## sierra
==> flow/design.v <==
module AudioADC
(
input rst,  
input AUD_BCLK,  
input AUD_ADCLRCK,  
input AUD_ADCDAT,  
output reg done,
output reg [31:0]digital_signal_out
);
parameter START = 3'd0, RECIEVE = 3'd1, DONE = 3'd2, ERROR = 3'd3;
reg [2:0]S, NS;
reg [4:0]bits_left;
reg [31:0]temp_data;
always @(posedge AUD_BCLK or negedge rst)
begin
	if(rst == 1'b0)
		S <= START;
	else
		S <= NS;
end
always @ (posedge AUD_BCLK or negedge rst)
begin
	if(rst == 0)
	begin
		done <= 1'b0;
		bits_left <= 5'd31;
		digital_signal_out <= 31'd0;
	end
	else		
		case(S)
			START: 
			begin
				done <= 1'b0;
				bits_left <= 5'd31;
			end
			RECIEVE:
			begin
				bits_left <= bits_left - 5'd1;
				temp_data[bits_left] <= AUD_ADCDAT;
			end	
			DONE:
			begin
				done <= 1'b1;
				bits_left <= 5'd31;			
				digital_signal_out <= temp_data;
			end	
		endcase
end
always @ (*)
begin
	case (S)
		START:
		begin
			if(AUD_ADCLRCK == 1'd1)
				NS = RECIEVE;
			else
				NS = START;
		end
		RECIEVE:
		begin
			if(bits_left == 5'd0)
				NS = DONE;
			else
				NS = RECIEVE;
		end
		DONE: NS = START;
		ERROR: NS = ERROR;
		default: NS = ERROR;
	endcase
end
endmodule
module AudioDAC
(
input rst,
input AUD_BCLK,  
input AUD_DACLRCK,  
input [31:0]digital_signal_in,
output reg done,
output reg AUD_DACDAT  
);
parameter START = 3'd0, SEND = 3'd1, DONE = 3'd2, ERROR = 3'd3;
reg [2:0]S, NS;
reg [4:0]bits_left;
reg [31:0]temp_data;
always @(posedge AUD_BCLK or negedge rst)
begin
	if(rst == 1'b0)
		S <= START;
	else
		S <= NS;
end
always @ (posedge AUD_BCLK or negedge rst)
begin
	if(rst == 0)
		begin
			done <= 1'b0;
			bits_left <= 5'd31;
			temp_data <= 32'd0;
		end
	else
		case(S)
			START:
			begin
				done <= 1'b0;
				bits_left <= 5'd31;
				temp_data <= digital_signal_in;
			end
			SEND: bits_left <= bits_left - 5'd1;
			DONE:
			begin
				done <= 1'b1;				
				bits_left <= 5'd31;
			end
		endcase
end
always @ (*)
begin
	AUD_DACDAT = temp_data[bits_left];
	case (S)
		START:
		begin
			if(AUD_DACLRCK == 1)
				NS = SEND;
			else
				NS = START;	
		end
		SEND:
		begin
			if(bits_left == 5'd0)
				NS = DONE;
			else
				NS = SEND;
		end
		DONE: NS = START;
		ERROR: NS = ERROR;
		default: NS = ERROR;
	endcase
end
endmodule
module LowPassFilter
(
input rst,
input AUDIO_CLK, 
input AUD_DACLRCK, 
input [31:0]currentADCData,
output reg [31:0]lowPassFilterOutput
);
reg [31:0]lastAudioIn;
reg [31:0]lastOutput;
wire signed [31:0]leftAudio = {{16{currentADCData[31]}}, currentADCData[31:16]};
wire signed [31:0]leftLastOutput = {{16{lastOutput[31]}}, lastOutput[31:16]};
reg signed [31:0]leftResult;
wire signed [31:0]rightAudio = { {16{currentADCData[15]}}, currentADCData[15:0]};
wire signed [31:0]rightLastOutput = {{16{lastOutput[15]}}, lastOutput[15:0]};
reg signed [31:0]rightResult;
always @ (*)
begin
	leftResult = (($signed(32'd16) * $signed(leftAudio)) / $signed(32'd141)) + (($signed(32'd125) * $signed(leftLastOutput)) / $signed(32'd141));
	rightResult = (($signed(32'd16) * $signed(rightAudio)) / $signed(32'd141)) + (($signed(32'd125) * $signed(rightLastOutput)) / $signed(32'd141));
	lowPassFilterOutput[31:16] = leftResult[15:0];
	lowPassFilterOutput[15:0] =  rightResult[15:0];
end
always @ (posedge AUDIO_CLK or negedge rst)
begin	
	if(rst == 0)
		lastOutput <= 32'd0;
	else 
		if(AUD_DACLRCK == 1'b1)
			lastOutput <= lowPassFilterOutput;
end
endmodule
module HighPassFilter
(
input rst,
input AUDIO_CLK, 
input AUD_DACLRCK,  
input [31:0]currentADCData,
output reg [31:0]highPassFilterOutput
);
reg [31:0]lastAudioIn;
reg [31:0]lastOutput;
wire signed [31:0]leftAudio = {{16{currentADCData[31]}}, currentADCData[31:16]};
wire signed [31:0]leftLastOutput = {{16{lastOutput[31]}}, lastOutput[31:16]};
wire signed [31:0]leftLastInput = { {16{lastAudioIn[31]}}, lastAudioIn[31:16]};
reg signed [31:0]leftResult;
wire signed [31:0]rightAudio = {{16{currentADCData[15]}}, currentADCData[15:0]};
wire signed [31:0]rightLastOutput = {{16{lastOutput[15]}}, lastOutput[15:0]};
wire signed [31:0]rightLastInput = {{16{lastAudioIn[15]}}, lastAudioIn[15:0]};
reg signed [31:0]rightResult;
always @ (*)
begin
	leftResult = (($signed(32'd16) * ($signed(leftLastOutput) + $signed(leftAudio) - $signed(leftLastInput))) / $signed(32'd141));
	rightResult = (($signed(32'd16) * ($signed(rightLastOutput) + $signed(rightAudio) - $signed(rightLastInput))) / $signed(32'd141));
	highPassFilterOutput[31:16] = leftResult[15:0];
	highPassFilterOutput[15:0] =  rightResult[15:0];
end
always @ (posedge AUDIO_CLK or negedge rst)
begin	
	if(rst == 0)
	begin
		lastOutput <= 32'd0;
		lastAudioIn <= 32'd0;
	end
	else 
		if(AUD_DACLRCK == 1'b1)
		begin
			lastOutput <= highPassFilterOutput;
			lastAudioIn <= currentADCData;
		end
end
endmodule
module EchoFilter
(
input rst,
input AUDIO_CLK, 
input AUD_DACLRCK, 
input [31:0]currentADCData,
output reg [31:0]echoFilterOutput
);
reg [31:0]lastAudioIn;
wire signed [31:0]leftAudio = {{16{currentADCData[31]}}, currentADCData[31:16]};
wire signed [31:0]leftLastInput = {{16{lastAudioIn[31]}}, lastAudioIn[31:16]};
reg signed [31:0]leftResult;
wire signed [31:0]rightAudio = {{16{currentADCData[15]}}, currentADCData[15:0]};
wire signed [31:0]rightLastInput = {{16{lastAudioIn[15]}}, lastAudioIn[15:0]};
reg signed [31:0]rightResult;
always @ (*)
begin
	leftResult = (($signed(32'd3) * $signed(leftLastInput)) / $signed(32'd4)) + $signed(leftAudio) ;
	rightResult = (($signed(32'd3) * $signed(rightLastInput)) / $signed(32'd4)) + $signed(rightAudio);
	echoFilterOutput[31:16] = leftResult[15:0];
	echoFilterOutput[15:0] =  rightResult[15:0];
end
always @ (posedge AUDIO_CLK or negedge rst)
begin	
	if(rst == 0)
		lastAudioIn <= 32'd0;
	else 
		if(AUD_DACLRCK == 1'b1)
			lastAudioIn <= currentADCData;
end
endmodule
module audio_core
(
	input AUD_BCLK,
	input rst,
	input [2:0]SW,
	input AUD_ADCLRCK,
	input AUD_ADCDAT,
	input AUD_DACLRCK,
	output AUD_DACDAT
);
wire DACDone;
wire ADCDone;
wire [31:0]currentADCData;
reg [31:0]currentDACData;
AudioDAC myDAC(
	rst,  
	AUD_BCLK,  
	AUD_DACLRCK,  
	currentDACData,  
	DACDone,  
	AUD_DACDAT  
);
AudioADC myADC(
	rst,  
	AUD_BCLK,  
	AUD_ADCLRCK,  
	AUD_ADCDAT,  
	ADCDone,  
	currentADCData  
);
wire [31:0]lowPassFilterOutput;
LowPassFilter lowpass(rst, AUD_BCLK, AUD_DACLRCK, currentADCData, lowPassFilterOutput);
wire [31:0]highPassFilterOutput;
HighPassFilter highpass(rst, AUD_BCLK, AUD_DACLRCK, currentADCData, highPassFilterOutput);
wire [31:0]echoFilterOutput;
EchoFilter echo(rst, AUD_BCLK, AUD_DACLRCK, currentADCData, echoFilterOutput);
always @(*)
begin
	case({SW[2], SW[1], SW[0]})
		3'b001: currentDACData = lowPassFilterOutput; 
		3'b010: currentDACData = highPassFilterOutput; 
		3'b100: currentDACData = echoFilterOutput; 
		default: currentDACData = currentADCData;
	endcase
end
endmodule
export LEC_CHECK = 0
export ABC_AREA = 1
export CAP_MARGIN = 5
export CORE_MARGIN = 2
export CORE_UTILIZATION = 72
export CTS_CLUSTER_DIAMETER = 210
export CTS_CLUSTER_SIZE = 72
export HOLD_SLACK_MARGIN = 0.28
export MAX_ROUTING_LAYER = met4
export SLEW_MARGIN = 40
create_clock -name core_clock -period 19.0 [get_ports {AUD_BCLK}]
run.sh (not shown) runs the stock make flow with config.mk's settings and CLKGATE_MAP_FILE=.
As the logs show, sierra stopped at global routing (5_1_grt) after a tool error, so it never reached the end of the flow.
#### Input delta (harbor over sierra)
Settings: changing CORE_UTILIZATION from 72 to 65; removing CTS_CLUSTER_SIZE (formerly 72); removing MAX_ROUTING_LAYER (formerly met4); removing ABC_AREA (formerly 1); removing HOLD_SLACK_MARGIN (formerly 0.28); removing CTS_CLUSTER_DIAMETER (formerly 210); changing CAP_MARGIN from 5 to 20; changing SLEW_MARGIN from 40 to 20; changing the clock period (ns, I/O delays scaled along) from 19.0 to 16.9.
[summary]
- Share of cell area taken by muxes after synthesis, harbor and sierra, lower one = sierra.
- Relative to sierra, the synthesized cell count of harbor is lower by 665.
- FAIL for each of harbor and sierra
- In the summary table, harbor is marked failed, with error GRT-0232 raised in global routing (5_1_grt).
- sierra did not finish: a tool error stopped it during global routing (5_1_grt).
- Synthesized area, harbor vs sierra: up by more than 10%
- Against sierra, die size in harbor came out worse.
- From sierra to harbor the numbers moved as follows: total clock buffers created by CTS moved up, routability congestion estimate moved up.
[inputs] quartz vs harbor
Settings: changing CORE_UTILIZATION from 65 to 40; changing the clock period (ns, I/O delays scaled along) from 16.9 to 40.0.
### Flow results
- quartz vs. harbor: die extent in x went up by about 27%, starting density of the core went down by 25 points, placed standard-cell area went down by 0.014 sq mm.
- Measured against each other, harbor and quartz differ in row count, the lower figure coming from harbor.
- quartz completed; timing, DRC and antenna clean
- When quartz is measured against harbor, its total CTS buffers turns out 2 higher.
- Core area in quartz is about 60% higher than in harbor
- Compared with harbor, quartz shows weighted congestion reported at the end of routability-driven placement that has gone down by more than 10%.
For ember, these inputs were changed with respect to quartz:
Settings: MAX_ROUTING_LAYER newly set to met4; CORE_UTILIZATION changed from 40 to 71; CAP_MARGIN changed from 20 to 15; the clock period (ns, I/O delays scaled along) changed from 40.0 to 18.5.
ember never completed, since it errored out during global routing (5_1_grt). quartz: all stages complete, timing, DRC and antenna checks passed. Going from quartz to ember, placed standard-cell area now sits higher, floorplan core density now sits higher. Per the comparison of ember with quartz, number of buffers added by the clock tree synthesis step shrank by 2, setup slack at placement shrank by 16.35 ns, summed standard-cell area reported by yosys held steady. Compare quartz and ember | count of buffers added by post-CTS timing repair for setup lower: quartz.
What nickel does differently from ember at the input level:
Settings: an added PLACE_DENSITY_LB_ADDON of 0.01; an added ABC_AREA of 1; a deleted MAX_ROUTING_LAYER that had been met4; a change of CAP_MARGIN from 15 to 20; a change of CORE_UTILIZATION from 71 to 63; a change of the clock period (ns, I/O delays scaled along) from 18.5 to 17.2.
==> results <==
- Between ember and nickel, the flow reports TritonCTS buffer count increasing by more than 10%.
- Going from ember to nickel, post-CTS resize count grew by more than 100%.
- nickel completed end to end; final checks failed (negative setup slack).
- ember has a higher mux share of post-synthesis cell area than nickel.
- In nickel relative to ember, number of placed instances with taps included had gone up by a few percent.
- Sort nickel and ember by detailed-placement wirelength estimate, ascending, and nickel comes first.
- nickel -> ember: hold-fix buffer count after cts delta 0, exact match
- nickel ended with more post-CTS setup buffer count than ember.
- Compared to ember, nickel was floorplanned on a bigger die.
- Between nickel and ember, the cell count after synthesis is higher for nickel.
- Going from ember to nickel, post-synthesis area per instance shrank by more than 10%.
> inputs changed (nickel -> fjord)
Settings: PLACE_DENSITY_LB_ADDON: 0.01 -> unset; SETUP_SLACK_MARGIN: unset -> -2.0; GPL_ROUTABILITY_DRIVEN: unset -> 0; ABC_AREA: 1 -> unset; CORE_UTILIZATION: 63 -> 40; the clock period (ns, I/O delays scaled along): 17.2 -> 40.0.
## What came out
No stage failed in fjord, and the final checks on the layout all came back clean. fjord gives less count of plain and timing-repair buffers in the layout than nickel did. Reported for fjord and nickel, remaining routing DRC violations turned out identical to the last digit. Looking at global routing met3 resource utilization, fjord sits below nickel. Comparing fjord and nickel, number of nets in the finished design is higher on nickel. fjord vs nickel, routed wire length went down by 28 mm. Relative to nickel, number of nets at floorplan has gone down in fjord. nickel reports its capturing element of the worst setup path as lowpass.lastOutput[15] while fjord reports myDAC.temp_data[31]. fjord against nickel: number of cells in the finished layout apart from fillers lower; number of different library cells in the post-synthesis netlist higher; cell area after layout lower.
